### flow/run.sh
#!/bin/bash
# the make line also repeats each setting of config.mk as NAME=value (left out here)
make -C /OpenROAD-flow-scripts/flow DESIGN_CONFIG=/design/flow/config.mk WORK_HOME=/design/flow/orfs CLKGATE_MAP_FILE= finish
### flow/constraint.sdc
create_clock -name core_clock -period 40.4 [get_ports {clk}]
set_input_delay 8.0800 -clock core_clock [delete_from_list [all_inputs] [get_ports {clk}]]
set_output_delay 8.0800 -clock core_clock [all_outputs]
set_load 0.01 [all_outputs]
### flow/config.mk
export PLATFORM = sky130hd
export DESIGN_NAME = topmodule
export DESIGN_NICKNAME = topmodule
export VERILOG_FILES = /design/flow/design.v
export SDC_FILE = /design/flow/constraint.sdc
export NUM_CORES = 4
export LEC_CHECK = 0
export CAP_MARGIN = 20
export CORE_MARGIN = 2
export CORE_UTILIZATION = 16
export SLEW_MARGIN = 20
### flow/design.v
`timescale 1ns / 1ps
module clockDivider(input clk, rst, output reg clk_out, output tick);
reg [31:0] count; 
parameter n = 20;
always @ (posedge(clk), posedge(rst)) begin 
if (rst == 1'b1)
count <= 32'b0;
else if (count == n-1)
count <= 32'b0;
else
count <= count + 1;
end
always @ (posedge(clk), posedge(rst)) begin
if (rst == 1'b1)
clk_out <= 1'b0;
else if (count == n-1)
  clk_out <= ~clk_out;
else
 clk_out <= clk_out;
end
assign tick = (count == n-1) & ~clk_out;
endmodule
`timescale 1ns / 1ps
module refreshCounter(
input clk,
input rst,
input en,
output reg[1:0] refreshcounter
    );
    always@(posedge clk, posedge rst)
    if (rst)
    refreshcounter <= 2'd0;
    else if (en)
    refreshcounter <= refreshcounter +1; 
endmodule
`timescale 1ns / 1ps
module anodeControl(
input [1:0] refreshcounter,
output reg [3:0] anode
    );
    always @(refreshcounter)
    begin 
    case(refreshcounter)
    2'b00:
      anode= 4'b1110;
    2'b01:
      anode= 4'b1101;
    2'b10:
      anode= 4'b1011;
    2'b11:
      anode= 4'b0111;
      endcase
      end
endmodule
`timescale 1ns / 1ps
module increment(
input clk,
input rst,
input en,
input button,
output reg [3:0]in 
    );
        reg push_f;
       reg push_sync;
       reg push_sync_f;
       wire push_edge;
       always@(posedge clk, posedge rst) begin
       if (rst) begin
           push_f <= 1'b0;
           push_sync <= 1'b0;
       end else if (en) begin
           push_f <= button;
           push_sync <= push_f;    
       end
       end
       always @(posedge clk, posedge rst) begin
       if (rst) begin
           push_sync_f <= 1'b0;
       end else if (en) begin
           push_sync_f <= push_sync;
           end
       end
       assign push_edge = push_sync & ~push_sync_f;
       always @(posedge clk, posedge rst)
       begin
       if(rst)begin
       in<=0;
       end
       else if (en && push_edge)
       begin
          if (in!=9)
          in<=in+1;
          else
          in<=0;
          end
      end
endmodule
module operations(
input clk,
input en,
input [4:0] operation,
input reset,
input [3:0] dig1, dig2, dig3, dig4,
output reg [13:0] result,
output reg  negative_sign,
output reg dot
    );
    reg [7:0] num1, num2;
    always @(posedge clk) begin
      if (en) begin
        if (reset == 1) begin
            num1 <= 0;
            num2 <= 0;
        end
        else begin
            num1 <= (dig1 * 10) + dig2;
            num2 <= (dig3 * 10) + dig4;
        end
      end
    end
    always @(posedge (clk))
     begin
      if (en) begin
        if (reset == 1) begin
            result <= 16'b0;
             negative_sign <= 0;
             dot<=0;
        end
        else if (operation[0] == 1) begin     
            result <= num1 + num2;
             negative_sign <= 0;
             dot<=1;
        end
        else if (operation[1] == 1) begin     
          if (num1==num2) begin
                      result <= 0;
                      negative_sign <= 0;
                      dot<=1;
                  end
            if (num1>num2) begin
                result <= num1 - num2;
                negative_sign <= 0;
                dot<=1;
            end
            if (num2>num1) begin
                result <= num2 - num1;
                negative_sign <=  1;
                dot<=1;
            end
        end
        else if (operation[2] == 1) begin     
            result <= num1 * num2;
             negative_sign <= 0;
             dot<=1;
        end
        else if (operation[3] == 1) begin     
            result <= (num2 == 0) ? 14'd0 : num1 / num2;
             negative_sign <= 0;
            dot<=1;
        end
         else if (operation[4] == 1) begin     
                   result<= (num1 *100) + num2;
                    negative_sign <= 0;
                   dot<=0;
               end
        else
        begin
        result<= (num1 *100) + num2;
        negative_sign <= 0;
        dot<=0;
        end
      end
   end
endmodule
`timescale 1ns / 1ps
module seperate_results(input clk,
input en,
input [13:0] result,
output reg [3:0] final1, final2, final3, final4
    );
    always @(posedge clk) begin
        if (en) begin
        final1<= (result)%10;
        final2<= (result/10)%10;
        final3<= (result/100)%10;
        final4<= (result/1000)%10;
        end
    end
endmodule
module seven_seg(
input clk,
input rst,
input en,
input [3:0] in,
input dot,
output reg [7:0] out
    );
    always @(posedge(clk)) begin
                  if (en) begin
                    case(in)
                        4'b0000:             
                        out[6:0] <= 7'b0000001;    
                        4'b0001:             
                         out[6:0] <= 7'b1001111;
                        4'b0010:             
                         out[6:0] <= 7'b0010010; 
                        4'b0011:             
                         out[6:0] <= 7'b0000110;
                        4'b0100:             
                         out[6:0] <= 7'b1001100;
                        4'b0101:             
                         out[6:0] <= 7'b0100100;
                        4'b0110:             
                         out[6:0] <= 7'b0100000;
                        4'b0111:             
                         out[6:0] <= 7'b0001111;
                        4'b1000:             
                         out[6:0] <= 7'b0000000;
                        4'b1001:             
                         out[6:0] <= 7'b0000100;
                        4'b1010: 
                         out[6:0] <= 7'b1111110;                        
                        default:
                         out[6:0] <= out[6:0];
                    endcase 
                    out[7] <= dot;
                  end
    end
endmodule
`timescale 1ns / 1ps
module BCDcontrol(
input [7:0] digit1,
input [7:0] digit2,
input [7:0] digit3,
input [7:0] digit4,
input [1:0] refreshcounter,
output reg [7:0] outDigit
    );
    always @(*)
        begin 
        case(refreshcounter)
        2'd0:
          outDigit= digit1;
        2'd1:
          outDigit= digit2;
        2'd2:
          outDigit= digit3;
        2'd3:
          outDigit= digit4;
          endcase
          end
endmodule
module topmodule( input clk,
input rst,
output [3:0] anode,
output [7:0] cathode,
input B1, B2, B3, B4,
input [4:0] operation);
wire refreshclock;
wire refreshtick;
wire [1:0] refreshcounter;
wire [3:0] digit1;
wire [3:0] digit2;
wire [3:0] digit3;
wire [3:0] digit4;
wire [7:0] digit1disp;
wire [7:0] digit2disp;
wire [7:0] digit3disp;
wire [7:0] digit4disp;
wire dot;
wire [3:0] final1, final2, final3, final4; 
wire [13:0] result;     
wire negative_sign;                
clockDivider refreshclockGenerator( .clk(clk),.clk_out(refreshclock),.tick(refreshtick),.rst(rst));
refreshCounter counter(.clk(clk),.rst(rst),.en(refreshtick),.refreshcounter(refreshcounter));
anodeControl anodeControl(.refreshcounter(refreshcounter),.anode(anode));
increment case1(.clk(clk), .en(refreshtick), .rst(rst),.button(B1),.in(digit1));
increment case2(.clk(clk), .en(refreshtick), .rst(rst),.button(B2),.in(digit2));
increment case3(.clk(clk), .en(refreshtick), .rst(rst),.button(B3),.in(digit3));
increment case4(.clk(clk), .en(refreshtick), .rst(rst),.button(B4),.in(digit4));
operations operate(.clk(clk), .en(refreshtick),.operation(operation), .reset(rst), .dig1(digit1), .dig2(digit2), .dig3(digit3),.dig4(digit4), .result(result), .negative_sign(negative_sign),.dot(dot));
seperate_results seperate(.clk(clk), .en(refreshtick), .result(result), .final1(final1), .final2(final2), .final3(final3), .final4(final4));
seven_seg display1(.clk(clk), .en(refreshtick),.in(final1),.dot(1'b1),.rst(rst),.out(digit1disp));
seven_seg display2(.clk(clk), .en(refreshtick),.in(final2),.dot(1'b1),.rst(rst),.out(digit2disp));
seven_seg display3(.clk(clk), .en(refreshtick),.in(final3),.dot(dot),.rst(rst),.out(digit3disp));
seven_seg display4(.clk(clk), .en(refreshtick),.in((negative_sign) ? 4'b1010 : final4),.dot(1'b1),.rst(rst),.out(digit4disp)); 
BCDcontrol control(.digit1(digit1disp), .digit2(digit2disp),.digit3(digit3disp), .digit4(digit4disp),.refreshcounter(refreshcounter),.outDigit(cathode));
endmodule
==> flow_metrics.py, run 1 <==
# Flow results
metrics = {
    "drt": {
        "drtIter0Drc": 1069,
        "routed_via_density": 4.46,
        "postRouteAntennaNets": 0,
        "vias": 18500,
        "drtPass1Iterations": 6,
        "drc": 0,
        "routed_wl_um": 53900,
        "wl_per_cell_um": 13.0,
    },
    "cts": {
        "cts.sinks": 140,
        "cts-root-buf": "clkbuf_16",
        "htree_levels": 4,
        "cts.reportedPaths.clkPinSlew_ns": 0.07,
        "cts_setup_buffers": 0,
        "cts_buffers": 17,
        "ctsResizeCount": 0,
        "cts_buffer_depth": 2,
        "clk_latency_ns": 0.44,
        "cts_tree": "done",
        "holdBufCountCts": 0,
    },
    "synthesis": {
        "yosysSeqAreaShare_pct": 19.1,
        "synthCells": 2530,
        "synth.largest_area_cell": "ha_1",
        "yosys.area_share.xor_xnor_pct": 7.00,
        "simple_gate_area_share_pct": 21.3,
        "post_synth.cell_area_avg_um2": 8.06,
        "ys_cells": 2530,
        "syn-cell-area_um2": 20400,
        "ys_warn_count": 8,
        "async_flop_share_pct": 45.0,
        "ys_sh_mux_pct": 4.23,
        "syn_nets": 2799,
        "adder_share_pct": 18.2,
        "top_cells_by_area": "ha_1 13%, edfxtp_1 11%, dfrtp_1 7.7%",
        "post-synth-top-count-cell": "nor2_1",
        "yosysUniqueCellTypes": 109,
        "aoi_share_pct": 24.8,
        "ff_type": "edfxtp_1",
        "synth_flops": 140,
        "ys_area_um2": 20400,
        "netlist_logic_family_top": "AND-OR/OR-AND gates",
        "edf_count": 77,
        "top_area_share_pct": 13.0,
        "yosys-top-cells-count": "239 x nor2_1, 212 x ha_1, 190 x nand2_1, 153 x inv_1, 147 x a21oi_1",
    },
    "sta": {
        "fin_crit_ns": 30.32,
        "slew_headroom_pct": 28.3,
        "rsz0062_at_grt": "false",
        "max_freq_mhz": 33.0,
        "min_period_over_period_pct": 75.1,
        "timing.hold.ws_ns": 0.472,
        "finClkSkew_ns": 0.0185,
        "hold_violations": 0,
        "fin_setup_tns_ns": 0,
        "final-setup-viol-count": 0,
        "fin_ws_ns": 10.08,
        "drv_slew": 0,
        "worst_pin_slew_ns": 1.07,
    },
    "die": {
        "rows": 130,
        "die_w_um": 361,
        "boundaryPins": 23,
        "fp.coreArea_um2": 126000,
        "fp_util_pct": 16.2,
        "chipArea_um2": 130000,
        "die_y_um": 361,
    },
    "grt": {
        "grt_pass1_vias": 17400,
        "grt_pass1_wl_um": 89400,
        "grt_usage_pct": 8.09,
        "grt_start_max_net_pins": 64,
        "antenna_found_initial": 5,
        "grt_overflow": 0,
    },
    "pwr": {
        "powerComb_uw": 7.22,
        "power-top-group": "clock",
        "p_per_area_nw_per_um2": 13.8,
        "power.switching_uw": 75.9,
        "p_seq_uw": 150,
        "comb_power_share_pct": 2.3,
        "p_leak_nw": 9.30,
        "p_int_uw": 241,
        "pg_clk_uw": 159,
        "p_clk_share_pct": 50.3,
        "p_sw_share_pct": 24.0,
        "power_frac_seq_pct": 47.4,
        "ir_worst_vdd_mv": 0.0290,
    },
    "setup_path": {
        "path_class": "reg2reg",
        "startpoint_type": "register",
        "cpMostUsedCell": "o21a_1",
        "worstPathRequired_ns": 40.54,
        "timing.rr.end": "operate.result[0]",
        "critPathBufInv": 9,
        "reg2reg_slack_ns": 10.08,
        "r2r_cells": 133,
        "r2r_start": "operate.num1[1]",
        "worstPathArrival_ns": 30.46,
        "crit_path_end_kind": "register",
        "critPathTopFamily": "AND-OR/OR-AND gates",
        "cp_max_fo": 14,
        "startpoint": "operate.num1[1]",
        "max_stage_delay_ns": 0.75,
        "crit_path_top_delay_cell": "nor4b_1",
        "critPathCapture": "operate.result[0]",
        "crit_cells": 133,
    },
    "min_path": {
        "worstHoldPathCells": 1,
        "hold_class": "reg2reg",
        "hold_path_end": "case4.in[0]",
        "hold_path.startpoint": "case4.in[0]",
    },
    "run_status": {
        "status": "finished clean",
    },
    "placement": {
        "dp_hpwl_um": 40800,
        "dpl_worst_slack_ns": 10.42,
        "dpl.cell_count": 4106,
        "place_congestion": 0.875,
        "port_buffers": 21,
    },
    "job": {
        "cap_violations": 0,
        "warning_count": 63,
    },
    "finish": {
        "nets": 2744,
        "syn2layout_area_growth_pct": 12.7,
        "finalNonFillerCells": 4139,
    },
}
[metrics by stage]
step	util, %	power [mW]	instance area, um^2
2_1_floorplan	-	0.158	20400
3_3_place_gp	17.7	0.160	22400
3_5_place_dp	17.7	0.160	22400
4_1_cts	18.2	0.322	23000
5_1_grt	18.2	0.329	23000
6_report	18.2	0.317	23000
[final cells by class]
cell class	count	area, um^2
tap	1650	2060
fill	14000	103000
sequential	140	3890
inverter	161	609
multi-input combinational	2109	15400
clock inverter	15	166
antenna	1	2.50
timing repair buffer	46	398
clock buffer	17	425
[routing by layer]
| metal | vias to the layer above | GRT usage [%] | share of wire [%] |
|---|---|---|---|
| met5 | - | 0 | 0.059 |
| li1 | 9246 | - | - |
| met3 | 68 | 1.44 | 5.1 |
| met2 | 387 | 13.4 | 45 |
| met1 | 8773 | 10.9 | 48 |
| met4 | 6 | 1.94 | 1.8 |
==> run 2: changes to the inputs <==
Settings changed: ABC_AREA set to 1, CELL_PAD_IN_SITES_DETAIL_PLACEMENT set to 0, CELL_PAD_IN_SITES_GLOBAL_PLACEMENT set to 3, CORE_ASPECT_RATIO set to 0.67, CORE_UTILIZATION 16 to 18, CTS_CLUSTER_DIAMETER set to 267, CTS_CLUSTER_SIZE set to 54, MAX_ROUTING_LAYER set to met5, MIN_ROUTING_LAYER set to met1, PLACE_DENSITY set to 0.42, SETUP_SLACK_MARGIN set to 5.0, SLEW_MARGIN 20 to 30, TNS_END_PERCENT set to 10.
Clock period 40.4 ns to 23.5 ns, I/O delays scaled along.
==> flow_metrics.py, run 2 <==
# Flow results
metrics = {
    "run_status": {
        "status": "finished clean",
    },
    "grt": {
        "grt_pass1_wl_um": 119000,
        "antenna_found_initial": 3,
        "grt_usage_pct": 13.5,
        "grt_start_max_net_pins": 72,
        "grt_pass1_vias": 19800,
        "grt_overflow": 0,
    },
    "die": {
        "boundaryPins": 23,
        "fp_util_pct": 18.1,
        "fp.coreArea_um2": 111000,
        "die_y_um": 278,
        "die_w_um": 413,
        "chipArea_um2": 115000,
        "rows": 100,
    },
    "sta": {
        "min_period_over_period_pct": 94.3,
        "slew_headroom_pct": 46.8,
        "hold_violations": 0,
        "final-setup-viol-count": 0,
        "worst_pin_slew_ns": 0.795,
        "rsz0062_at_grt": "true",
        "fin_setup_tns_ns": 0,
        "max_freq_mhz": 45.1,
        "timing.hold.ws_ns": 0.456,
        "fin_crit_ns": 22.16,
        "drv_slew": 0,
        "finClkSkew_ns": 0.0119,
        "fin_ws_ns": 1.34,
    },
    "setup_path": {
        "reg2reg_slack_ns": 1.34,
        "crit_path_end_kind": "register",
        "crit_cells": 169,
        "critPathBufInv": 49,
        "startpoint": "operate.num1[2]",
        "timing.rr.end": "operate.result[0]",
        "worstPathRequired_ns": 23.80,
        "r2r_cells": 169,
        "critPathCapture": "operate.result[0]",
        "cpMostUsedCell": "buf_4",
        "worstPathArrival_ns": 22.46,
        "startpoint_type": "register",
        "critPathTopFamily": "AND-OR/OR-AND gates",
        "crit_path_top_delay_cell": "edfxtp_1",
        "path_class": "reg2reg",
        "cp_max_fo": 7,
        "r2r_start": "operate.num1[2]",
        "max_stage_delay_ns": 0.43,
    },
    "min_path": {
        "worstHoldPathCells": 0,
        "hold_path.startpoint": "operate.dot",
        "hold_path_end": "display3.out[7]",
        "hold_class": "reg2reg",
    },
    "cts": {
        "holdBufCountCts": 0,
        "cts_buffers": 17,
        "cts.sinks": 140,
        "cts-root-buf": "clkbuf_16",
        "clk_latency_ns": 0.45,
        "cts_buffer_depth": 2,
        "cts.reportedPaths.clkPinSlew_ns": 0.07,
        "htree_levels": 4,
        "cts_tree": "done",
    },
    "synthesis": {
        "yosys.area_share.xor_xnor_pct": 6.47,
        "aoi_share_pct": 13.7,
        "edf_count": 77,
        "post_synth.cell_area_avg_um2": 6.72,
        "synth_flops": 140,
        "async_flop_share_pct": 45.0,
        "simple_gate_area_share_pct": 31.4,
        "top_area_share_pct": 13.2,
        "synthCells": 3000,
        "syn-cell-area_um2": 20200,
        "ys_cells": 3000,
        "yosys-top-cells-count": "677 x nand2_1, 495 x inv_1, 297 x nor2_1, 212 x ha_1, 172 x o21ai_0",
        "yosysSeqAreaShare_pct": 19.3,
        "adder_share_pct": 17.7,
        "ys_warn_count": 8,
        "netlist_logic_family_top": "simple AND/OR/NAND/NOR gates",
        "ys_area_um2": 20200,
        "ys_sh_mux_pct": 0.0993,
        "post-synth-top-count-cell": "nand2_1",
        "synth.largest_area_cell": "ha_1",
        "yosysUniqueCellTypes": 64,
        "ff_type": "edfxtp_1",
        "syn_nets": 3269,
        "top_cells_by_area": "ha_1 13%, nand2_1 13%, edfxtp_1 11%",
    },
    "placement": {
        "dpl_worst_slack_ns": -0.181,
        "port_buffers": 21,
        "place_congestion": 0.739,
        "dp_hpwl_um": 62700,
    },
    "pwr": {
        "p_sw_share_pct": 24.0,
        "power_frac_seq_pct": 47.0,
        "p_clk_share_pct": 50.1,
        "power-top-group": "clock",
        "p_seq_uw": 258,
        "ir_worst_vdd_mv": 0.0458,
        "p_int_uw": 417,
        "p_leak_nw": 13.4,
        "powerComb_uw": 15.6,
        "p_per_area_nw_per_um2": 20.9,
        "comb_power_share_pct": 2.8,
        "pg_clk_uw": 275,
        "power.switching_uw": 132,
    },
    "drt": {
        "vias": 20000,
        "drtPass1Iterations": 5,
        "postRouteAntennaNets": 0,
        "wl_per_cell_um": 15.8,
        "drc": 0,
        "routed_wl_um": 76900,
        "routed_via_density": 4.13,
        "drtIter0Drc": 993,
    },
    "finish": {
        "nets": 3629,
        "comb_area_um2": 14800,
        "syn2layout_area_growth_pct": 30.3,
        "nFillCells": 12400,
        "utilization_pct": 23.6,
        "regArea_um2": 3890,
    },
    "job": {
        "warning_count": 68,
        "cap_violations": 0,
    },
}
==> run 2: layout make-up <==
type / instances / area share [%]
diodes: 2 / 0.0191
clock buffers: 23 / 1.94
clock inverters: 9 / 0.272
inverters: 526 / 7.61
multi-input cells: 2274 / 56.4
flip-flops and latches: 140 / 14.8
well taps: 1479 / 7.04
repair buffers: 401 / 11.9
==> run 2: routing by layer <==
metal | share of wire [%] | global-route usage, % | wire length (um) | up-vias
met1 | 60 | 22.7 | 46500 | 9365
li1 | - | - | - | 10500
met2 | 37 | 18.1 | 28500 | 181
met3 | 2.0 | 1.47 | 1570 | 17
met5 | 0.017 | 0 | 13 | -
met4 | 0.48 | 1.31 | 368 | 2
==> run 2: stage by stage <==
stage / instances / cell area, um^2 / total power [mW]
after detailed placement: 4720 / 24100 / 0.279
after global routing: 4852 / 26300 / 0.574
after global placement: 4720 / 24100 / 0.279
after floorplan: 3000 / 20300 / 0.271
final: 4854 / 26300 / 0.549
after CTS: 4804 / 25300 / 0.563
==> run 2: repair_timing <==
item | 4_1_cts | 5_1_grt
pin swaps | 43 | 126
setup endpoints to repair | 3 | 4
buffers inserted | 52 | 48
gates resized | 50 | 154
==> run 3: changes to the inputs <==
Settings changed: CAP_MARGIN 20 to 5, CELL_PAD_IN_SITES_DETAIL_PLACEMENT 0 to unset, CELL_PAD_IN_SITES_GLOBAL_PLACEMENT 3 to unset, CORE_ASPECT_RATIO 0.67 to unset, CORE_UTILIZATION 18 to 68, CTS_CLUSTER_DIAMETER 267 to unset, CTS_CLUSTER_SIZE 54 to unset, MAX_ROUTING_LAYER met5 to unset, MIN_ROUTING_LAYER met1 to unset, PLACE_DENSITY 0.42 to unset, SETUP_SLACK_MARGIN 5.0 to unset, SLEW_MARGIN 30 to 20, TNS_END_PERCENT 10 to 5.
Clock period 23.5 ns to 19.6 ns, I/O delays scaled along.
==> flow_metrics.py, run 3 <==
# Flow results
metrics = {
    "cts": {
        "clk_latency_ns": 0.44,
        "cts_buffers": 17,
        "cts-root-buf": "clkbuf_16",
        "cts_tree": "done",
        "cts.reportedPaths.clkPinSlew_ns": 0.07,
        "htree_levels": 4,
        "cts.sinks": 140,
        "cts_buffer_depth": 2,
    },
    "pwr": {
        "power_frac_seq_pct": 45.8,
        "p_per_area_nw_per_um2": 27.8,
        "p_sw_share_pct": 24.4,
        "pg_clk_uw": 350,
        "power-top-group": "clock",
        "p_seq_uw": 309,
        "p_clk_share_pct": 51.8,
        "ir_worst_vdd_mv": 0.0637,
        "comb_power_share_pct": 2.4,
        "powerComb_uw": 16.0,
        "p_int_uw": 511,
        "power.switching_uw": 165,
        "p_leak_nw": 13.2,
    },
    "sta": {
        "slew_headroom_pct": 39.3,
        "timing.hold.ws_ns": 0.418,
        "rsz0062_at_grt": "true",
        "fin_crit_ns": 23.20,
        "drv_slew": 0,
        "hold_violations": 0,
        "final-setup-viol-count": 3,
        "max_freq_mhz": 43.1,
        "fin_ws_ns": -3.60,
        "worst_pin_slew_ns": 0.910,
        "min_period_over_period_pct": 118,
        "finClkSkew_ns": 0.0119,
    },
    "drt": {
        "drtPass1Iterations": 6,
        "drc": 0,
        "routed_wl_um": 63300,
        "drtIter0Drc": 2028,
        "vias": 22100,
        "antenna_cells": 0,
        "routed_via_density": 5.94,
        "wl_per_cell_um": 17.0,
        "postRouteAntennaNets": 0,
    },
    "setup_path": {
        "cp_max_fo": 8,
        "crit_cells": 167,
        "r2r_start": "operate.num1[6]",
        "timing.rr.end": "operate.result[0]",
        "startpoint": "operate.num1[6]",
        "worstPathRequired_ns": 19.78,
        "reg2reg_slack_ns": -3.60,
        "crit_path_end_kind": "register",
        "crit_path_top_delay_cell": "edfxtp_1",
        "max_stage_delay_ns": 0.44,
        "startpoint_type": "register",
        "r2r_cells": 167,
        "critPathCapture": "operate.result[0]",
        "path_class": "reg2reg",
        "worstPathArrival_ns": 23.39,
        "critPathTopFamily": "AND-OR/OR-AND gates",
        "critPathBufInv": 28,
    },
    "synthesis": {
        "ys_warn_count": 8,
        "syn_nets": 3269,
        "syn-cell-area_um2": 20200,
        "ff_type": "edfxtp_1",
        "yosysSeqAreaShare_pct": 19.3,
        "yosysUniqueCellTypes": 64,
        "synthCells": 3000,
        "post-synth-top-count-cell": "nand2_1",
        "async_flop_share_pct": 45.0,
        "synth.largest_area_cell": "ha_1",
        "yosys.area_share.xor_xnor_pct": 6.47,
        "yosys-top-cells-count": "677 x nand2_1, 495 x inv_1, 297 x nor2_1, 212 x ha_1, 172 x o21ai_0",
        "simple_gate_area_share_pct": 31.4,
        "top_cells_by_area": "ha_1 13%, nand2_1 13%, edfxtp_1 11%",
        "ys_area_um2": 20200,
        "ys_cells": 3000,
        "post_synth.cell_area_avg_um2": 6.72,
        "edf_count": 77,
        "synth_flops": 140,
        "top_area_share_pct": 13.2,
        "aoi_share_pct": 13.7,
        "adder_share_pct": 17.7,
        "ys_sh_mux_pct": 0.0993,
        "netlist_logic_family_top": "simple AND/OR/NAND/NOR gates",
    },
    "min_path": {
        "hold_class": "reg2reg",
        "hold_path_end": "seperate.final1[0]",
        "hold_path.startpoint": "operate.result[0]",
        "worstHoldPathCells": 0,
    },
    "grt": {
        "grt_overflow": 0,
        "grt_usage_pct": 35.8,
        "grt_start_max_net_pins": 73,
        "antenna_found_initial": 0,
        "grt_pass1_wl_um": 91900,
        "grt_pass1_vias": 20300,
    },
    "finish": {
        "utilization_pct": 82.7,
        "syn2layout_area_growth_pct": 20.7,
        "nFillCells": 1795,
        "nets": 3589,
    },
    "run_status": {
        "status": "finished with violations",
        "so_faults": "negative setup slack",
    },
    "die": {
        "rows": 63,
        "fp_util_pct": 68.6,
        "fp.coreArea_um2": 29400,
        "boundaryPins": 23,
        "die_y_um": 176,
        "chipArea_um2": 31000,
        "die_w_um": 176,
    },
    "job": {
        "cap_violations": 0,
        "warning_count": 68,
    },
    "placement": {
        "port_buffers": 21,
        "place_congestion": 0.950,
        "dp_hpwl_um": 41000,
    },
}
## run 3: cell type report
type	instances	area (um^2)	area share (%)
multi-input combinational	2274	14600	59.9
clock buffer	19	475	1.95
sequential	140	3890	16.0
timing repair buffer	361	2780	11.4
tap	390	488	2.01
inverter	526	1980	8.15
clock inverter	13	154	0.633
## run 3: timing repair
action | 4_1_cts | 5_1_grt
pin swaps | 71 | 115
hold buffers | 0 | 0
setup buffers | 41 | 44
gates resized | 50 | 77
endpoints found under the setup margin | 2 | 3
## run 3: routing by layer
| metal | routed length [um] | global-route usage [%] | vias up | share of wire, % |
|---|---|---|---|---|
| li1 | - | - | 10400 | - |
| met5 | 0 | 0 | - | 0 |
| met3 | 4400 | 4.67 | 428 | 6.9 |
| met4 | 4710 | 15.6 | 0 | 7.4 |
| met1 | 23600 | 41.1 | 10200 | 37 |
| met2 | 30600 | 66.1 | 1140 | 48 |
## run 3: metrics by stage
| stage | instances | total power, mW | setup WS [ns] | cell area, um^2 | setup TNS (ns) |
|---|---|---|---|---|---|
| after floorplan | 3000 | 0.325 | -2.75 | 20300 | -3.85 |
| after detailed placement | 3606 | 0.331 | -2.81 | 22600 | -3.91 |
| final | 3723 | 0.675 | -3.60 | 24300 | -5.89 |
| after global placement | 3606 | 0.330 | -2.15 | 22600 | -2.61 |
| after global routing | 3723 | 0.686 | -4.84 | 24300 | -9.35 |
| after CTS | 3679 | 0.672 | -2.02 | 23600 | -2.40 |
==> run 4: changes to the inputs <==
Settings changed: CAP_MARGIN 5 to 20, CELL_PAD_IN_SITES_DETAIL_PLACEMENT set to 0, CELL_PAD_IN_SITES_GLOBAL_PLACEMENT set to 0, CORE_ASPECT_RATIO set to 0.67, CORE_UTILIZATION 68 to 72, CTS_CLUSTER_DIAMETER set to 233, MAX_ROUTING_LAYER set to met5, MIN_ROUTING_LAYER set to met1, PLACE_DENSITY set to 0.42, SETUP_SLACK_MARGIN set to -0.38, SLEW_MARGIN 20 to 30, TNS_END_PERCENT 5 to unset.
Clock period 19.6 ns to 22.1 ns, I/O delays scaled along.
==> flow_metrics.py, run 4 <==
# Flow results
metrics = {
    "pwr": {
        "p_int_uw": 445,
        "powerComb_uw": 14.7,
        "pg_clk_uw": 288,
        "p_clk_share_pct": 49.9,
        "comb_power_share_pct": 2.5,
        "p_leak_nw": 12.4,
        "p_seq_uw": 274,
        "power_frac_seq_pct": 47.5,
        "p_per_area_nw_per_um2": 25.0,
        "ir_worst_vdd_mv": 0.0658,
        "power-top-group": "clock",
        "p_sw_share_pct": 23.0,
        "power.switching_uw": 133,
    },
    "grt": {
        "grt_start_max_net_pins": 72,
        "grt_pass1_vias": 19000,
        "grt_usage_pct": 36.9,
        "grt_overflow": 0,
        "antenna_found_initial": 1,
        "grt_pass1_wl_um": 89300,
    },
    "synthesis": {
        "ys_warn_count": 8,
        "async_flop_share_pct": 45.0,
        "ys_sh_mux_pct": 0.0993,
        "synth_flops": 140,
        "simple_gate_area_share_pct": 31.4,
        "adder_share_pct": 17.7,
        "syn-cell-area_um2": 20200,
        "ys_cells": 3000,
        "synthCells": 3000,
        "top_area_share_pct": 13.2,
        "syn_nets": 3269,
        "yosys-top-cells-count": "677 x nand2_1, 495 x inv_1, 297 x nor2_1, 212 x ha_1, 172 x o21ai_0",
        "ys_area_um2": 20200,
        "yosysUniqueCellTypes": 64,
        "aoi_share_pct": 13.7,
        "yosys.area_share.xor_xnor_pct": 6.47,
        "edf_count": 77,
        "post_synth.cell_area_avg_um2": 6.72,
        "yosysSeqAreaShare_pct": 19.3,
        "post-synth-top-count-cell": "nand2_1",
        "synth.largest_area_cell": "ha_1",
        "netlist_logic_family_top": "simple AND/OR/NAND/NOR gates",
        "top_cells_by_area": "ha_1 13%, nand2_1 13%, edfxtp_1 11%",
        "ff_type": "edfxtp_1",
    },
    "sta": {
        "hold_violations": 0,
        "drv_slew": 0,
        "worst_pin_slew_ns": 1.03,
        "finClkSkew_ns": 0.0152,
        "max_freq_mhz": 43.5,
        "rsz0062_at_grt": "true",
        "final-setup-viol-count": 1,
        "min_period_over_period_pct": 104,
        "slew_headroom_pct": 30.4,
        "fin_ws_ns": -0.905,
        "fin_crit_ns": 23.00,
    },
    "setup_path": {
        "worstPathArrival_ns": 23.17,
        "r2r_cells": 163,
        "critPathTopFamily": "AND-OR/OR-AND gates",
        "reg2reg_slack_ns": -0.90,
        "cp_max_fo": 7,
        "crit_path_top_delay_cell": "edfxtp_1",
        "r2r_start": "operate.num1[3]",
        "critPathBufInv": 24,
        "crit_cells": 163,
        "timing.rr.end": "operate.result[0]",
        "startpoint": "operate.num1[3]",
        "startpoint_type": "register",
        "path_class": "reg2reg",
        "max_stage_delay_ns": 0.42,
        "cpMostUsedCell": "a21o_1",
        "crit_path_end_kind": "register",
        "critPathCapture": "operate.result[0]",
        "worstPathRequired_ns": 22.26,
    },
    "placement": {
        "dpl_worst_slack_ns": -0.717,
        "dp_hpwl_um": 41900,
        "placed_cell_area_um2": 21600,
        "port_buffers": 21,
        "place_congestion": 0.976,
    },
    "die": {
        "rows": 50,
        "fp.coreArea_um2": 27700,
        "die_w_um": 208,
        "die_y_um": 141,
        "chipArea_um2": 29400,
        "boundaryPins": 23,
        "fp_util_pct": 72.7,
    },
    "drt": {
        "postRouteAntennaNets": 0,
        "antenna_cells": 0,
        "routed_via_density": 5.95,
        "routed_wl_um": 58500,
        "wl_per_cell_um": 16.5,
        "drtPass1Iterations": 8,
        "vias": 21100,
        "drc": 0,
        "drtIter0Drc": 2477,
    },
    "cts": {
        "cts_buffers": 17,
        "cts.reportedPaths.clkPinSlew_ns": 0.06,
        "cts-root-buf": "clkbuf_16",
        "cts_tree": "done",
        "clk_latency_ns": 0.44,
        "cts_buffer_depth": 2,
        "cts.sinks": 140,
        "htree_levels": 4,
    },
    "finish": {
        "design_area_um2": 23100,
        "utilization_pct": 83.3,
        "syn2layout_area_growth_pct": 14.6,
        "nets": 3435,
        "nFillCells": 1679,
    },
    "job": {
        "cap_violations": 0,
        "warning_count": 66,
    },
    "min_path": {
        "hold_class": "reg2reg",
        "worstHoldPathCells": 0,
        "hold_path_end": "display3.out[7]",
        "hold_path.startpoint": "operate.dot",
    },
    "run_status": {
        "so_faults": "negative setup slack",
        "status": "finished with violations",
    },
}
run 4: final cells by class:
class,instances,area [um^2],area share (%)
Clock inverter,12,125,0.542
Clock buffer,20,467,2.02
Tap cell,364,455,1.97
Sequential cell,140,3890,16.8
Inverter,526,1990,8.60
Multi-Input combinational cell,2274,14600,63.0
Timing Repair Buffer,207,1620,7.00
run 4: per-layer routing:
layer	GRT usage [%]	up-vias	part of all wire, %
met4	9.39	0	2.6
met3	7.33	175	10
met5	0	-	0
met1	51.4	9715	42
li1	-	10100	-
met2	59.1	1111	45
run 4: repair_timing:
action	4_1_cts	5_1_grt
hold endpoints to repair	0	0
setup endpoints to repair	1	2
pin swaps	6	113
hold buffers	0	0
setup buffers	4	49
cloned	0	0
resized	15	134
run 4: per-stage QoR:
stage          TNS [ns]  instances  total power [mW]  hold slack (ns)
6_report         -0.905       3543             0.578            0.432
5_1_grt           -2.14       3543             0.587            0.446
4_1_cts          -0.380       3497             0.576            0.436
3_5_place_dp     -0.717       3461             0.294            0.430
3_3_place_gp          0       3461             0.293            0.427
2_1_floorplan    -0.358       3000             0.288            0.400
==> run 5: changes to the inputs <==
Settings changed: CORE_UTILIZATION 72 to 69, CTS_CLUSTER_DIAMETER 233 to unset, HOLD_SLACK_MARGIN set to -0.09, PLACE_DENSITY 0.42 to 0.66, SETUP_SLACK_MARGIN -0.38 to -0.17.
Clock period 22.1 ns to 20.8 ns, I/O delays scaled along.
==> flow_metrics.py, run 5 <==
# Physical implementation metrics
metrics = {
    "placement": {
        "port_buffers": 21,
        "dpl_worst_slack_ns": -2.14,
        "dp_hpwl_um": 43800,
        "place_congestion": 0.982,
    },
    "die": {
        "die_w_um": 213,
        "rows": 51,
        "fp_util_pct": 69.7,
        "die_y_um": 144,
        "boundaryPins": 23,
        "fp.coreArea_um2": 28900,
        "chipArea_um2": 30600,
    },
    "grt": {
        "grt_overflow": 306,
        "grt_usage_pct": 80.5,
    },
    "synthesis": {
        "yosys-top-cells-count": "677 x nand2_1, 495 x inv_1, 297 x nor2_1, 212 x ha_1, 172 x o21ai_0",
        "syn-cell-area_um2": 20200,
        "netlist_logic_family_top": "simple AND/OR/NAND/NOR gates",
        "post_synth.cell_area_avg_um2": 6.72,
        "ys_sh_mux_pct": 0.0993,
        "synth.largest_area_cell": "ha_1",
        "edf_count": 77,
        "synthCells": 3000,
        "post-synth-top-count-cell": "nand2_1",
        "ys_area_um2": 20200,
        "async_flop_share_pct": 45.0,
        "ys_cells": 3000,
        "yosys.area_share.xor_xnor_pct": 6.47,
        "yosysSeqAreaShare_pct": 19.3,
        "top_cells_by_area": "ha_1 13%, nand2_1 13%, edfxtp_1 11%",
        "simple_gate_area_share_pct": 31.4,
        "ff_type": "edfxtp_1",
        "adder_share_pct": 17.7,
        "synth_flops": 140,
        "top_area_share_pct": 13.2,
        "syn_nets": 3269,
        "ys_warn_count": 8,
        "aoi_share_pct": 13.7,
        "yosysUniqueCellTypes": 64,
    },
    "cts": {
        "holdBufCountCts": 0,
        "cts_buffer_depth": 2,
        "cts.sinks": 140,
        "cts-root-buf": "clkbuf_16",
        "htree_levels": 4,
        "cts_buffers": 17,
    },
    "run_status": {
        "lastStage": "global routing (5_1_grt)",
        "status": "aborted with a tool error",
        "toolErrorMsg": "[ERROR GRT-0232] Routing congestion too high. Check the congestion heatmap in the GUI.",
    },
}
==> run 5: routing by layer <==
layer,track usage [%],overflow
met2,95.3,148
met1,81.9,40
met4,74.6,61
met3,67.3,50
met5,48.4,7
==> run 5: through the flow <==
step | cell area (um^2) | instances | hold WS (ns)
3_3_place_gp | 22500 | 3609 | 0.429
4_1_cts | 24800 | 3824 | 0.455
3_5_place_dp | 22500 | 3609 | 0.426
2_1_floorplan | 20300 | 3000 | 0.400
==> run 5: what timing repair did <==
item	4_1_cts
cloned	0
buffers inserted	184
pin swaps	91
endpoints found under the setup margin	2
gates resized	86
==> run 6: changes to the inputs <==
Settings changed: ABC_AREA 1 to unset, CELL_PAD_IN_SITES_DETAIL_PLACEMENT 0 to 2, CELL_PAD_IN_SITES_GLOBAL_PLACEMENT 0 to 3, CORE_ASPECT_RATIO 0.67 to 1.24, CORE_UTILIZATION 69 to 34, CTS_CLUSTER_DIAMETER set to 392, CTS_CLUSTER_SIZE set to 95, GPL_ROUTABILITY_DRIVEN set to 1, GPL_TIMING_DRIVEN set to 0, HOLD_SLACK_MARGIN -0.09 to 0.17, PLACE_DENSITY 0.66 to unset, PLACE_DENSITY_LB_ADDON set to 0.18, SETUP_SLACK_MARGIN -0.17 to unset, SLEW_MARGIN 30 to 25, TNS_END_PERCENT set to 75.
Clock period 20.8 ns to 44.6 ns, I/O delays scaled along.
==> flow_metrics.py, run 6 <==
# Flow results
metrics = {
    "run_status": {
        "status": "finished clean",
    },
    "min_path": {
        "hold_class": "reg2reg",
        "hold_path_end": "display3.out[7]",
        "hold_path.startpoint": "operate.dot",
        "worstHoldPathCells": 0,
    },
    "die": {
        "fp_util_pct": 34.5,
        "die_w_um": 224,
        "die_y_um": 277,
        "fp.coreArea_um2": 59100,
        "chipArea_um2": 61900,
        "rows": 99,
        "boundaryPins": 23,
    },
    "grt": {
        "grt_pass1_vias": 21700,
        "grt_usage_pct": 24.0,
        "grt_overflow": 0,
        "grt_start_max_net_pins": 47,
        "antenna_found_initial": 2,
        "grt_pass1_wl_um": 120000,
    },
    "synthesis": {
        "simple_gate_area_share_pct": 21.3,
        "syn_nets": 2799,
        "top_cells_by_area": "ha_1 13%, edfxtp_1 11%, dfrtp_1 7.7%",
        "adder_share_pct": 18.2,
        "top_area_share_pct": 13.0,
        "yosys.area_share.xor_xnor_pct": 7.00,
        "ys_warn_count": 8,
        "synth.largest_area_cell": "ha_1",
        "ys_sh_mux_pct": 4.23,
        "yosysSeqAreaShare_pct": 19.1,
        "synthCells": 2530,
        "yosys-top-cells-count": "239 x nor2_1, 212 x ha_1, 190 x nand2_1, 153 x inv_1, 147 x a21oi_1",
        "post-synth-top-count-cell": "nor2_1",
        "edf_count": 77,
        "ff_type": "edfxtp_1",
        "synth_flops": 140,
        "ys_cells": 2530,
        "ys_area_um2": 20400,
        "netlist_logic_family_top": "AND-OR/OR-AND gates",
        "syn-cell-area_um2": 20400,
        "yosysUniqueCellTypes": 109,
        "async_flop_share_pct": 45.0,
        "post_synth.cell_area_avg_um2": 8.06,
        "aoi_share_pct": 24.8,
    },
    "pwr": {
        "powerComb_uw": 7.55,
        "pg_clk_uw": 145,
        "p_per_area_nw_per_um2": 13.0,
        "power.switching_uw": 72.9,
        "p_int_uw": 216,
        "p_clk_share_pct": 50.3,
        "p_sw_share_pct": 25.3,
        "p_seq_uw": 136,
        "power-top-group": "clock",
        "ir_worst_vdd_mv": 0.0270,
        "p_leak_nw": 9.41,
        "power_frac_seq_pct": 47.1,
        "comb_power_share_pct": 2.6,
    },
    "setup_path": {
        "crit_path_end_kind": "register",
        "crit_path_top_delay_cell": "nor2_1",
        "max_stage_delay_ns": 0.64,
        "cpMostUsedCell": "o21a_1",
        "startpoint": "operate.num1[6]",
        "crit_cells": 136,
        "worstPathRequired_ns": 44.78,
        "critPathTopFamily": "AND-OR/OR-AND gates",
        "startpoint_type": "register",
        "critPathBufInv": 13,
        "critPathCapture": "operate.result[0]",
        "timing.rr.end": "operate.result[0]",
        "r2r_cells": 136,
        "cp_max_fo": 10,
        "worstPathArrival_ns": 32.96,
        "path_class": "reg2reg",
        "reg2reg_slack_ns": 11.82,
        "r2r_start": "operate.num1[6]",
    },
    "placement": {
        "port_buffers": 18,
        "dpl_worst_slack_ns": 11.46,
        "dp_hpwl_um": 59100,
        "place_congestion": 0.851,
    },
    "cts": {
        "clk_latency_ns": 0.46,
        "cts-root-buf": "clkbuf_16",
        "htree_levels": 4,
        "cts_setup_buffers": 0,
        "holdBufCountCts": 0,
        "ctsResizeCount": 0,
        "cts.reportedPaths.clkPinSlew_ns": 0.07,
        "cts_buffers": 17,
        "cts_tree": "done",
        "cts_buffer_depth": 2,
        "cts.sinks": 140,
    },
    "finish": {
        "comb_area_um2": 15400,
        "syn2layout_area_growth_pct": 8.75,
        "nets": 2838,
        "nFillCells": 6793,
        "regArea_um2": 3890,
    },
    "sta": {
        "fin_crit_ns": 32.78,
        "rsz0062_at_grt": "false",
        "slew_headroom_pct": 32.0,
        "timing.hold.ws_ns": 0.475,
        "hold_violations": 0,
        "min_period_over_period_pct": 73.5,
        "finClkSkew_ns": 0.0129,
        "drv_slew": 0,
        "max_freq_mhz": 30.5,
        "worst_pin_slew_ns": 1.02,
        "final-setup-viol-count": 0,
        "fin_setup_tns_ns": 0,
        "fin_ws_ns": 11.82,
    },
    "drt": {
        "routed_via_density": 5.88,
        "postRouteAntennaNets": 0,
        "vias": 19600,
        "wl_per_cell_um": 22.2,
        "routed_wl_um": 74200,
        "drtPass1Iterations": 7,
        "drtIter0Drc": 807,
        "drc": 0,
    },
    "job": {
        "cap_violations": 0,
        "warning_count": 63,
    },
}
## run 6: layout make-up
type | count | share of cell area, %
antenna | 1 | 0.0113
buffer | 120 | 2.25
clock buffer | 18 | 2.03
clock inverter | 14 | 0.626
inverter | 161 | 2.76
multi-input combinational | 2109 | 69.5
sequential | 140 | 17.5
tap | 757 | 4.27
timing repair buffer | 20 | 0.959
## run 6: through the flow
step | std cells | cell area [um^2] | utilization [%] | power [mW]
global route | 3340 | 22200 | 37.5 | 0.297
detailed placement | 3307 | 21600 | 36.5 | 0.146
CTS | 3339 | 22200 | 37.5 | 0.292
global placement | 3305 | 21500 | 36.4 | 0.146
floorplan | 2530 | 20400 | - | 0.143
finish | 3340 | 22200 | 37.5 | 0.289
## run 6: routing by layer
metal	share of wire, %	vias to the layer above	wire [um]	track usage (%)
li1	-	9384	-	-
met1	42	9955	30900	27.5
met2	54	211	39900	46.5
met3	1.9	91	1390	2.11
met4	2.8	0	2080	7.08
met5	0	-	0	0
==> run 7: changes to the inputs <==
Settings changed: CELL_PAD_IN_SITES_DETAIL_PLACEMENT 2 to unset, CELL_PAD_IN_SITES_GLOBAL_PLACEMENT 3 to unset, CORE_ASPECT_RATIO 1.24 to unset, CORE_UTILIZATION 34 to 40, CTS_CLUSTER_DIAMETER 392 to unset, CTS_CLUSTER_SIZE 95 to unset, GPL_ROUTABILITY_DRIVEN 1 to unset, GPL_TIMING_DRIVEN 0 to unset, HOLD_SLACK_MARGIN 0.17 to unset, MAX_ROUTING_LAYER met5 to unset, MIN_ROUTING_LAYER met1 to unset, PLACE_DENSITY_LB_ADDON 0.18 to unset, SETUP_SLACK_MARGIN set to -1.12, SLEW_MARGIN 25 to 20, TNS_END_PERCENT 75 to unset.
Clock period 44.6 ns to 30.0 ns, I/O delays scaled along.
==> flow_metrics.py, run 7 <==
# Flow results
metrics = {
    "synthesis": {
        "ys_warn_count": 8,
        "yosys.area_share.xor_xnor_pct": 7.00,
        "yosysUniqueCellTypes": 109,
        "netlist_logic_family_top": "AND-OR/OR-AND gates",
        "ys_area_um2": 20400,
        "post-synth-top-count-cell": "nor2_1",
        "syn_nets": 2799,
        "ys_cells": 2530,
        "aoi_share_pct": 24.8,
        "yosysSeqAreaShare_pct": 19.1,
        "ys_sh_mux_pct": 4.23,
        "post_synth.cell_area_avg_um2": 8.06,
        "synth_flops": 140,
        "edf_count": 77,
        "yosys-top-cells-count": "239 x nor2_1, 212 x ha_1, 190 x nand2_1, 153 x inv_1, 147 x a21oi_1",
        "synth.largest_area_cell": "ha_1",
        "ff_type": "edfxtp_1",
        "adder_share_pct": 18.2,
        "synthCells": 2530,
        "simple_gate_area_share_pct": 21.3,
        "syn-cell-area_um2": 20400,
        "top_area_share_pct": 13.0,
        "async_flop_share_pct": 45.0,
        "top_cells_by_area": "ha_1 13%, edfxtp_1 11%, dfrtp_1 7.7%",
    },
    "setup_path": {
        "worstPathArrival_ns": 28.87,
        "max_stage_delay_ns": 0.65,
        "crit_path_end_kind": "register",
        "r2r_start": "operate.num1[6]",
        "worstPathRequired_ns": 30.16,
        "reg2reg_slack_ns": 1.29,
        "crit_path_top_delay_cell": "edfxtp_1",
        "path_class": "reg2reg",
        "critPathCapture": "operate.result[0]",
        "startpoint_type": "register",
        "cpMostUsedCell": "o21a_1",
        "cp_max_fo": 13,
        "critPathBufInv": 11,
        "critPathTopFamily": "AND-OR/OR-AND gates",
        "crit_cells": 138,
        "timing.rr.end": "operate.result[0]",
        "r2r_cells": 138,
        "startpoint": "operate.num1[6]",
    },
    "pwr": {
        "power.switching_uw": 92.8,
        "p_per_area_nw_per_um2": 18.9,
        "total_power_uw": 412,
        "comb_power_share_pct": 2.5,
        "p_sw_share_pct": 22.6,
        "ir_worst_vdd_mv": 0.0356,
        "p_seq_uw": 202,
        "powerComb_uw": 10.1,
        "p_leak_nw": 9.33,
        "power-top-group": "sequential cells",
        "power_frac_seq_pct": 49.1,
        "p_int_uw": 319,
        "p_clk_share_pct": 48.4,
        "pg_clk_uw": 199,
    },
    "sta": {
        "slew_headroom_pct": 30.6,
        "hold_violations": 0,
        "worst_pin_slew_ns": 1.03,
        "min_period_over_period_pct": 95.7,
        "drv_slew": 0,
        "max_freq_mhz": 34.8,
        "final-setup-viol-count": 0,
        "finClkSkew_ns": 0.0138,
        "fin_crit_ns": 28.71,
    },
    "die": {
        "boundaryPins": 23,
        "chipArea_um2": 52800,
        "fp_util_pct": 40.6,
        "rows": 82,
        "fp.coreArea_um2": 50300,
        "die_y_um": 230,
        "die_w_um": 230,
    },
    "drt": {
        "drtPass1Iterations": 5,
        "drc": 0,
        "routed_wl_um": 55500,
        "antenna_cells": 0,
        "routed_via_density": 5.96,
        "postRouteAntennaNets": 0,
        "vias": 18900,
        "wl_per_cell_um": 17.5,
        "drtIter0Drc": 1211,
    },
    "cts": {
        "cts_tree": "done",
        "holdBufCountCts": 0,
        "cts.reportedPaths.clkPinSlew_ns": 0.06,
        "cts-root-buf": "clkbuf_16",
        "cts.sinks": 140,
        "htree_levels": 4,
        "cts_buffers": 17,
        "cts_buffer_depth": 2,
        "clk_latency_ns": 0.43,
    },
    "run_status": {
        "status": "finished clean",
    },
    "placement": {
        "placed_cell_area_um2": 21200,
        "dp_hpwl_um": 41500,
        "place_congestion": 0.913,
        "port_buffers": 21,
    },
    "finish": {
        "nets": 2756,
        "syn2layout_area_growth_pct": 6.92,
        "design_area_um2": 21800,
    },
    "min_path": {
        "hold_class": "reg2reg",
        "worstHoldPathCells": 0,
        "hold_path.startpoint": "operate.dot",
        "hold_path_end": "display3.out[7]",
    },
    "grt": {
        "grt_pass1_vias": 18400,
        "grt_start_max_net_pins": 61,
        "grt_pass1_wl_um": 92400,
        "grt_usage_pct": 20.8,
        "antenna_found_initial": 0,
        "grt_overflow": 0,
    },
    "job": {
        "cap_violations": 0,
        "warning_count": 63,
    },
}
==> run 7: layout make-up <==
cell class	instances	area (um^2)
Fill cell	5001	28500
Clock inverter	11	82.6
Sequential cell	140	3890
Timing Repair Buffer	58	488
Tap cell	672	841
Multi-Input combinational cell	2109	15400
Inverter	161	609
Clock buffer	20	468
==> run 7: metrics by stage <==
stage	hold WS (ns)	setup TNS (ns)	cells	setup slack, ns	util (%)
floorplan	0.400	0	2530	3.61	-
global placement	0.417	0	3136	1.58	42.2
detailed placement	0.421	0	3136	0.892	42.2
CTS	0.430	0	3167	0.769	43.3
global route	0.450	-0.934	3171	-0.934	43.4
finish	0.432	0	3171	1.29	43.4
==> run 7: per-layer routing <==
metal  share of wire (%)  global-route usage, %  up-vias
li1                    -                      -     9247
met1                  45                   26.8     9100
met2                  48                   36.2      460
met3                 4.0                   2.68       96
met4                 2.4                   6.57        0
met5                   0                      0        -
==> run 7: repair_timing <==
action	in CTS	in global routing
endpoints found under the setup margin	0	1
gates resized	0	1
buffers inserted	0	4
==> run 8: changes to the inputs <==
Settings changed: ABC_AREA set to 1, CORE_MARGIN 2 to 8, CORE_UTILIZATION 40 to 70, CTS_CLUSTER_SIZE set to 84, MAX_ROUTING_LAYER set to met4, PLACE_DENSITY_LB_ADDON set to 0.12, SETUP_SLACK_MARGIN -1.12 to unset, SLEW_MARGIN 20 to 40, TNS_END_PERCENT set to 70.
Clock period 30.0 ns to 42.1 ns, I/O delays scaled along.
==> flow_metrics.py, run 8 <==
# Flow results
metrics = {
    "run_status": {
        "status": "finished clean",
    },
    "setup_path": {
        "worstPathArrival_ns": 27.77,
        "startpoint": "operate.num2[2]",
        "crit_path_end_kind": "register",
        "cpMostUsedCell": "nand2_1",
        "timing.rr.end": "operate.result[0]",
        "worstPathRequired_ns": 42.26,
        "r2r_cells": 163,
        "critPathTopFamily": "AND-OR/OR-AND gates",
        "cp_max_fo": 20,
        "max_stage_delay_ns": 0.63,
        "critPathBufInv": 25,
        "crit_path_top_delay_cell": "edfxtp_1",
        "r2r_start": "operate.num2[2]",
        "critPathCapture": "operate.result[0]",
        "crit_cells": 163,
        "startpoint_type": "register",
        "path_class": "reg2reg",
        "reg2reg_slack_ns": 14.49,
    },
    "drt": {
        "vias": 19200,
        "routed_wl_um": 49000,
        "drc": 0,
        "postRouteAntennaNets": 0,
        "drtPass1Iterations": 5,
        "routed_via_density": 5.64,
        "antenna_cells": 0,
        "drtIter0Drc": 1224,
        "wl_per_cell_um": 14.4,
    },
    "synthesis": {
        "yosysUniqueCellTypes": 64,
        "post-synth-top-count-cell": "nand2_1",
        "adder_share_pct": 17.7,
        "async_flop_share_pct": 45.0,
        "edf_count": 77,
        "simple_gate_area_share_pct": 31.4,
        "top_area_share_pct": 13.2,
        "netlist_logic_family_top": "simple AND/OR/NAND/NOR gates",
        "yosys.area_share.xor_xnor_pct": 6.47,
        "ff_type": "edfxtp_1",
        "ys_cells": 3000,
        "yosys-top-cells-count": "677 x nand2_1, 495 x inv_1, 297 x nor2_1, 212 x ha_1, 172 x o21ai_0",
        "top_cells_by_area": "ha_1 13%, nand2_1 13%, edfxtp_1 11%",
        "aoi_share_pct": 13.7,
        "ys_area_um2": 20200,
        "ys_warn_count": 8,
        "ys_sh_mux_pct": 0.0993,
        "post_synth.cell_area_avg_um2": 6.72,
        "synth_flops": 140,
        "syn_nets": 3269,
        "yosysSeqAreaShare_pct": 19.3,
        "synth.largest_area_cell": "ha_1",
        "syn-cell-area_um2": 20200,
        "synthCells": 3000,
    },
    "cts": {
        "cts.reportedPaths.clkPinSlew_ns": 0.06,
        "cts_buffers": 17,
        "cts_buffer_depth": 2,
        "cts_tree": "done",
        "ctsResizeCount": 0,
        "cts.sinks": 140,
        "holdBufCountCts": 0,
        "cts_setup_buffers": 0,
        "cts-root-buf": "clkbuf_16",
        "clk_latency_ns": 0.43,
        "htree_levels": 4,
    },
    "placement": {
        "dp_hpwl_um": 38500,
        "placed_cell_area_um2": 20700,
        "port_buffers": 21,
        "place_congestion": 0.976,
        "dpl.cell_count": 3365,
    },
    "min_path": {
        "hold_path.startpoint": "operate.dot",
        "hold_class": "reg2reg",
        "worstHoldPathCells": 0,
        "hold_path_end": "display3.out[7]",
    },
    "finish": {
        "syn2layout_area_growth_pct": 5.59,
        "nets": 3269,
        "design_area_um2": 21300,
        "utilization_pct": 74.6,
        "finalNonFillerCells": 3397,
    },
    "pwr": {
        "p_per_area_nw_per_um2": 14.0,
        "p_int_uw": 225,
        "p_leak_nw": 11.6,
        "comb_power_share_pct": 2.5,
        "p_clk_share_pct": 49.4,
        "ir_worst_vdd_mv": 0.0283,
        "pg_clk_uw": 148,
        "power-top-group": "clock",
        "power.switching_uw": 73.9,
        "power_frac_seq_pct": 48.2,
        "p_seq_uw": 144,
        "powerComb_uw": 7.37,
        "p_sw_share_pct": 24.7,
    },
    "sta": {
        "final-setup-viol-count": 0,
        "fin_setup_tns_ns": 0,
        "worst_pin_slew_ns": 0.795,
        "drv_slew": 0,
        "finClkSkew_ns": 0.0127,
        "max_freq_mhz": 36.2,
        "rsz0062_at_grt": "false",
        "min_period_over_period_pct": 65.6,
        "hold_violations": 0,
        "slew_headroom_pct": 46.5,
        "fin_crit_ns": 27.61,
    },
    "die": {
        "chipArea_um2": 34500,
        "die_w_um": 186,
        "rows": 62,
        "boundaryPins": 23,
        "fp.coreArea_um2": 28500,
        "fp_util_pct": 70.6,
        "die_y_um": 186,
    },
    "job": {
        "warning_count": 63,
        "cap_violations": 0,
    },
    "grt": {
        "grt_overflow": 0,
        "grt_start_max_net_pins": 78,
        "grt_pass1_wl_um": 83500,
        "antenna_found_initial": 0,
        "grt_usage_pct": 29.7,
        "grt_pass1_vias": 18500,
    },
}
==> run 8: cell type report <==
| cell class | count | area [um^2] |
|---|---|---|
| tap | 384 | 480 |
| sequential | 140 | 3890 |
| inverter | 526 | 1980 |
| fill | 2349 | 7260 |
| timing repair buffer | 41 | 364 |
| multi-input combinational | 2274 | 14000 |
| clock buffer | 18 | 429 |
| clock inverter | 14 | 144 |
==> run 8: routing by layer <==
layer  track usage, %  up-vias  part of all wire, %
li1                 -     9736                    -
met1             34.8     8852                   43
met2             53.1      458                   50
met3             2.62      117                  4.3
met4             9.59        0                  2.8
met5                -        -                    0
==> run 8: stage by stage <==
| step | power [mW] | hold slack, ns | setup slack, ns |
|---|---|---|---|
| 3_5_place_dp | 0.154 | 0.413 | 14.79 |
| 6_report | 0.299 | 0.426 | 14.49 |
| 3_3_place_gp | 0.154 | 0.405 | 15.46 |
| 2_1_floorplan | 0.151 | 0.400 | 18.23 |
| 4_1_cts | 0.300 | 0.426 | 14.69 |
| 5_1_grt | 0.307 | 0.427 | 11.91 |
==> run 9: changes to the inputs <==
Settings changed: CAP_MARGIN 20 to 5, CORE_MARGIN 8 to 2, CORE_UTILIZATION 70 to 40, CTS_CLUSTER_DIAMETER set to 370, CTS_CLUSTER_SIZE 84 to 98, MAX_ROUTING_LAYER met4 to unset, PLACE_DENSITY_LB_ADDON 0.12 to 0.2, SETUP_SLACK_MARGIN set to -2.0, SLEW_MARGIN 40 to 20, TNS_END_PERCENT 70 to 10.
Clock period 42.1 ns to 32.0 ns, I/O delays scaled along.
==> flow_metrics.py, run 9 <==
# Flow results
metrics = {
    "drt": {
        "antenna_cells": 0,
        "routed_via_density": 5.10,
        "vias": 18800,
        "routed_wl_um": 50300,
        "drc": 0,
        "postRouteAntennaNets": 0,
        "drtPass1Iterations": 5,
        "drtIter0Drc": 1236,
        "wl_per_cell_um": 13.6,
    },
    "min_path": {
        "worstHoldPathCells": 0,
        "hold_path_end": "display3.out[7]",
        "hold_path.startpoint": "operate.dot",
        "hold_class": "reg2reg",
    },
    "sta": {
        "rsz0062_at_grt": "false",
        "worst_pin_slew_ns": 0.994,
        "finClkSkew_ns": 0.0159,
        "max_freq_mhz": 36.2,
        "fin_setup_tns_ns": 0,
        "final-setup-viol-count": 0,
        "slew_headroom_pct": 33.7,
        "min_period_over_period_pct": 86.4,
        "drv_slew": 0,
        "hold_violations": 0,
        "fin_crit_ns": 27.64,
    },
    "pwr": {
        "p_leak_nw": 11.6,
        "p_per_area_nw_per_um2": 17.9,
        "power.switching_uw": 92.6,
        "p_clk_share_pct": 48.4,
        "comb_power_share_pct": 2.6,
        "powerComb_uw": 9.98,
        "p_int_uw": 294,
        "pg_clk_uw": 187,
        "p_sw_share_pct": 24.0,
        "ir_worst_vdd_mv": 0.0375,
        "p_seq_uw": 190,
        "power_frac_seq_pct": 49.0,
        "power-top-group": "sequential cells",
    },
    "synthesis": {
        "synth_flops": 140,
        "yosys-top-cells-count": "677 x nand2_1, 495 x inv_1, 297 x nor2_1, 212 x ha_1, 172 x o21ai_0",
        "syn_nets": 3269,
        "post-synth-top-count-cell": "nand2_1",
        "ys_warn_count": 8,
        "adder_share_pct": 17.7,
        "ys_area_um2": 20200,
        "edf_count": 77,
        "syn-cell-area_um2": 20200,
        "ys_cells": 3000,
        "yosysUniqueCellTypes": 64,
        "top_area_share_pct": 13.2,
        "synthCells": 3000,
        "netlist_logic_family_top": "simple AND/OR/NAND/NOR gates",
        "post_synth.cell_area_avg_um2": 6.72,
        "synth.largest_area_cell": "ha_1",
        "top_cells_by_area": "ha_1 13%, nand2_1 13%, edfxtp_1 11%",
        "async_flop_share_pct": 45.0,
        "aoi_share_pct": 13.7,
        "yosysSeqAreaShare_pct": 19.3,
        "simple_gate_area_share_pct": 31.4,
        "yosys.area_share.xor_xnor_pct": 6.47,
        "ff_type": "edfxtp_1",
        "ys_sh_mux_pct": 0.0993,
    },
    "setup_path": {
        "critPathBufInv": 25,
        "cp_max_fo": 18,
        "startpoint": "operate.num2[2]",
        "critPathCapture": "operate.result[0]",
        "worstPathArrival_ns": 27.80,
        "r2r_start": "operate.num2[2]",
        "max_stage_delay_ns": 0.62,
        "startpoint_type": "register",
        "worstPathRequired_ns": 32.16,
        "reg2reg_slack_ns": 4.36,
        "timing.rr.end": "operate.result[0]",
        "critPathTopFamily": "AND-OR/OR-AND gates",
        "path_class": "reg2reg",
        "r2r_cells": 162,
        "crit_cells": 162,
        "crit_path_end_kind": "register",
        "cpMostUsedCell": "nand2_1",
        "crit_path_top_delay_cell": "o31ai_1",
    },
    "die": {
        "die_w_um": 228,
        "fp_util_pct": 40.3,
        "chipArea_um2": 52200,
        "boundaryPins": 23,
        "rows": 82,
        "fp.coreArea_um2": 50000,
        "die_y_um": 228,
    },
    "finish": {
        "syn2layout_area_growth_pct": 7.28,
        "finalNonFillerCells": 3686,
        "nets": 3271,
        "design_area_um2": 21600,
    },
    "grt": {
        "grt_pass1_wl_um": 85600,
        "grt_overflow": 0,
        "antenna_found_initial": 0,
        "grt_usage_pct": 19.4,
        "grt_pass1_vias": 18100,
        "grt_start_max_net_pins": 78,
    },
    "run_status": {
        "status": "finished clean",
    },
    "cts": {
        "cts.reportedPaths.clkPinSlew_ns": 0.06,
        "ctsResizeCount": 0,
        "holdBufCountCts": 0,
        "clk_latency_ns": 0.43,
        "cts.sinks": 140,
        "htree_levels": 4,
        "cts-root-buf": "clkbuf_16",
        "cts_setup_buffers": 0,
        "cts_buffers": 17,
        "cts_tree": "done",
        "cts_buffer_depth": 2,
    },
    "job": {
        "warning_count": 63,
        "cap_violations": 0,
    },
    "placement": {
        "port_buffers": 21,
        "dp_hpwl_um": 39700,
        "place_congestion": 0.921,
        "placed_cell_area_um2": 21100,
        "dpl.cell_count": 3655,
    },
}
[run 9: per-stage QoR]
stage	util (%)	power [mW]	setup slack (ns)	hold WS [ns]
4_1_cts	43.3	0.391	4.07	0.437
3_5_place_dp	42.2	0.203	4.18	0.419
6_report	43.3	0.386	4.36	0.433
3_3_place_gp	42.2	0.203	4.89	0.417
5_1_grt	43.3	0.400	1.41	0.441
2_1_floorplan	-	0.199	8.13	0.400
[run 9: layout make-up]
class / instances / area (um^2)
fill: 5184 / 28300
tap: 672 / 841
sequential: 140 / 3890
clock buffer: 17 / 425
inverter: 526 / 1980
clock inverter: 14 / 123
multi-input combinational: 2274 / 14000
timing repair buffer: 43 / 375
[run 9: routing by layer]
layer  GRT usage, %  part of all wire [%]
met1           25.3                    47
met2           34.5                    48
met3           2.05                   3.5
met4           4.08                   1.5
met5              0                     0
==> run 10: changes to the inputs <==
Settings changed: ABC_AREA 1 to unset, CAP_MARGIN 5 to 20, CELL_PAD_IN_SITES_DETAIL_PLACEMENT set to 2, CELL_PAD_IN_SITES_GLOBAL_PLACEMENT set to 3, CORE_ASPECT_RATIO set to 1.24, CORE_UTILIZATION 40 to 18, CTS_CLUSTER_DIAMETER 370 to 129, CTS_CLUSTER_SIZE 98 to 95, HOLD_SLACK_MARGIN set to -0.08, MAX_ROUTING_LAYER set to met5, MIN_ROUTING_LAYER set to met1, PLACE_DENSITY_LB_ADDON 0.2 to 0.18, SETUP_SLACK_MARGIN -2.0 to 2.04, SLEW_MARGIN 20 to 25, TNS_END_PERCENT 10 to unset.
Clock period 32.0 ns to 27.1 ns, I/O delays scaled along.
==> flow_metrics.py, run 10 <==
# Flow results
metrics = {
    "run_status": {
        "status": "finished clean",
    },
    "pwr": {
        "comb_power_share_pct": 2.6,
        "power.switching_uw": 116,
        "pg_clk_uw": 227,
        "p_seq_uw": 224,
        "ir_worst_vdd_mv": 0.0399,
        "p_clk_share_pct": 49.0,
        "p_int_uw": 347,
        "powerComb_uw": 12.2,
        "p_per_area_nw_per_um2": 18.6,
        "power-top-group": "clock",
        "p_leak_nw": 10.3,
        "p_sw_share_pct": 25.0,
        "power_frac_seq_pct": 48.3,
    },
    "min_path": {
        "hold_class": "reg2reg",
        "hold_path_end": "display3.out[7]",
        "worstHoldPathCells": 0,
        "hold_path.startpoint": "operate.dot",
    },
    "drt": {
        "routed_wl_um": 83000,
        "drtIter0Drc": 689,
        "routed_via_density": 4.80,
        "vias": 19900,
        "drtPass1Iterations": 5,
        "antenna_cells": 0,
        "wl_per_cell_um": 20.0,
        "drc": 0,
        "postRouteAntennaNets": 0,
    },
    "setup_path": {
        "critPathCapture": "operate.result[0]",
        "critPathTopFamily": "AND-OR/OR-AND gates",
        "reg2reg_slack_ns": 1.57,
        "critPathBufInv": 20,
        "crit_path_end_kind": "register",
        "r2r_start": "operate.num1[6]",
        "startpoint": "operate.num1[6]",
        "startpoint_type": "register",
        "crit_cells": 140,
        "path_class": "reg2reg",
        "max_stage_delay_ns": 0.39,
        "crit_path_top_delay_cell": "edfxtp_1",
        "worstPathArrival_ns": 25.72,
        "timing.rr.end": "operate.result[0]",
        "cpMostUsedCell": "o21a_1",
        "cp_max_fo": 5,
        "worstPathRequired_ns": 27.30,
        "r2r_cells": 140,
    },
    "grt": {
        "grt_overflow": 0,
        "grt_usage_pct": 14.3,
        "antenna_found_initial": 1,
        "grt_pass1_vias": 22300,
        "grt_pass1_wl_um": 130000,
        "grt_start_max_net_pins": 64,
    },
    "synthesis": {
        "ys_warn_count": 8,
        "netlist_logic_family_top": "AND-OR/OR-AND gates",
        "syn_nets": 2799,
        "post-synth-top-count-cell": "nor2_1",
        "ys_area_um2": 20400,
        "synth_flops": 140,
        "yosysUniqueCellTypes": 109,
        "adder_share_pct": 18.2,
        "ff_type": "edfxtp_1",
        "synthCells": 2530,
        "synth.largest_area_cell": "ha_1",
        "syn-cell-area_um2": 20400,
        "yosys-top-cells-count": "239 x nor2_1, 212 x ha_1, 190 x nand2_1, 153 x inv_1, 147 x a21oi_1",
        "edf_count": 77,
        "post_synth.cell_area_avg_um2": 8.06,
        "ys_cells": 2530,
        "ys_sh_mux_pct": 4.23,
        "top_area_share_pct": 13.0,
        "yosys.area_share.xor_xnor_pct": 7.00,
        "aoi_share_pct": 24.8,
        "async_flop_share_pct": 45.0,
        "top_cells_by_area": "ha_1 13%, edfxtp_1 11%, dfrtp_1 7.7%",
        "yosysSeqAreaShare_pct": 19.1,
        "simple_gate_area_share_pct": 21.3,
    },
    "finish": {
        "syn2layout_area_growth_pct": 21.8,
        "nets": 2946,
    },
    "placement": {
        "port_buffers": 21,
        "place_congestion": 0.754,
        "dp_hpwl_um": 64700,
    },
    "cts": {
        "cts-root-buf": "clkbuf_16",
        "cts_buffers": 17,
        "cts.reportedPaths.clkPinSlew_ns": 0.06,
        "holdBufCountCts": 0,
        "cts_buffer_depth": 2,
        "clk_latency_ns": 0.47,
        "cts_tree": "done",
        "cts.sinks": 140,
        "htree_levels": 4,
    },
    "sta": {
        "slew_headroom_pct": 34.2,
        "min_period_over_period_pct": 94.2,
        "rsz0062_at_grt": "true",
        "finClkSkew_ns": 0.0215,
        "hold_violations": 0,
        "max_freq_mhz": 39.2,
        "timing.hold.ws_ns": 0.425,
        "final-setup-viol-count": 0,
        "drv_slew": 0,
        "worst_pin_slew_ns": 0.983,
        "fin_crit_ns": 25.53,
        "fin_setup_tns_ns": 0,
    },
    "die": {
        "rows": 137,
        "fp_util_pct": 18.1,
        "die_w_um": 306,
        "chipArea_um2": 116000,
        "boundaryPins": 23,
        "die_y_um": 379,
        "fp.coreArea_um2": 112000,
    },
    "job": {
        "warning_count": 65,
        "cap_violations": 0,
    },
}
[run 10: area by class of cell]
cell class / instances / area [um^2]
clock inverter: 15 / 123
tap: 1459 / 1830
inverter: 161 / 617
timing repair buffer: 248 / 1930
fill: 13000 / 87600
multi-input combinational: 2109 / 16000
sequential: 140 / 3890
clock buffer: 17 / 425
[run 10: stage by stage]
stage	power, mW	setup slack [ns]	utilization, %	area (um^2)	std cells
2_1_floorplan	0.235	2.06	-	20500	2530
3_3_place_gp	0.241	0.512	20.4	22900	4015
3_5_place_dp	0.241	-0.336	20.4	22900	4015
4_1_cts	0.476	1.31	21.6	24300	4112
5_1_grt	0.483	0.175	22.1	24800	4149
6_report	0.463	1.57	22.1	24800	4149
[run 10: timing repair]
action                                  in CTS  in global routing
endpoints found under the setup margin       2                  2
resized                                     78                 35
setup buffers                               65                 37
pin swaps                                   53                 59
[run 10: layer usage]
| metal | share of wire [%] | vias up | track usage (%) |
|---|---|---|---|
| met2 | 58 | 115 | 29.6 |
| met1 | 40 | 10100 | 15.1 |
| li1 | - | 9578 | - |
| met4 | 1.9 | 0 | 3.77 |
| met5 | 0 | - | 0 |
| met3 | 0.91 | 72 | 1.11 |
Power figures rest on the tool's default switching activity, not on a simulated workload.
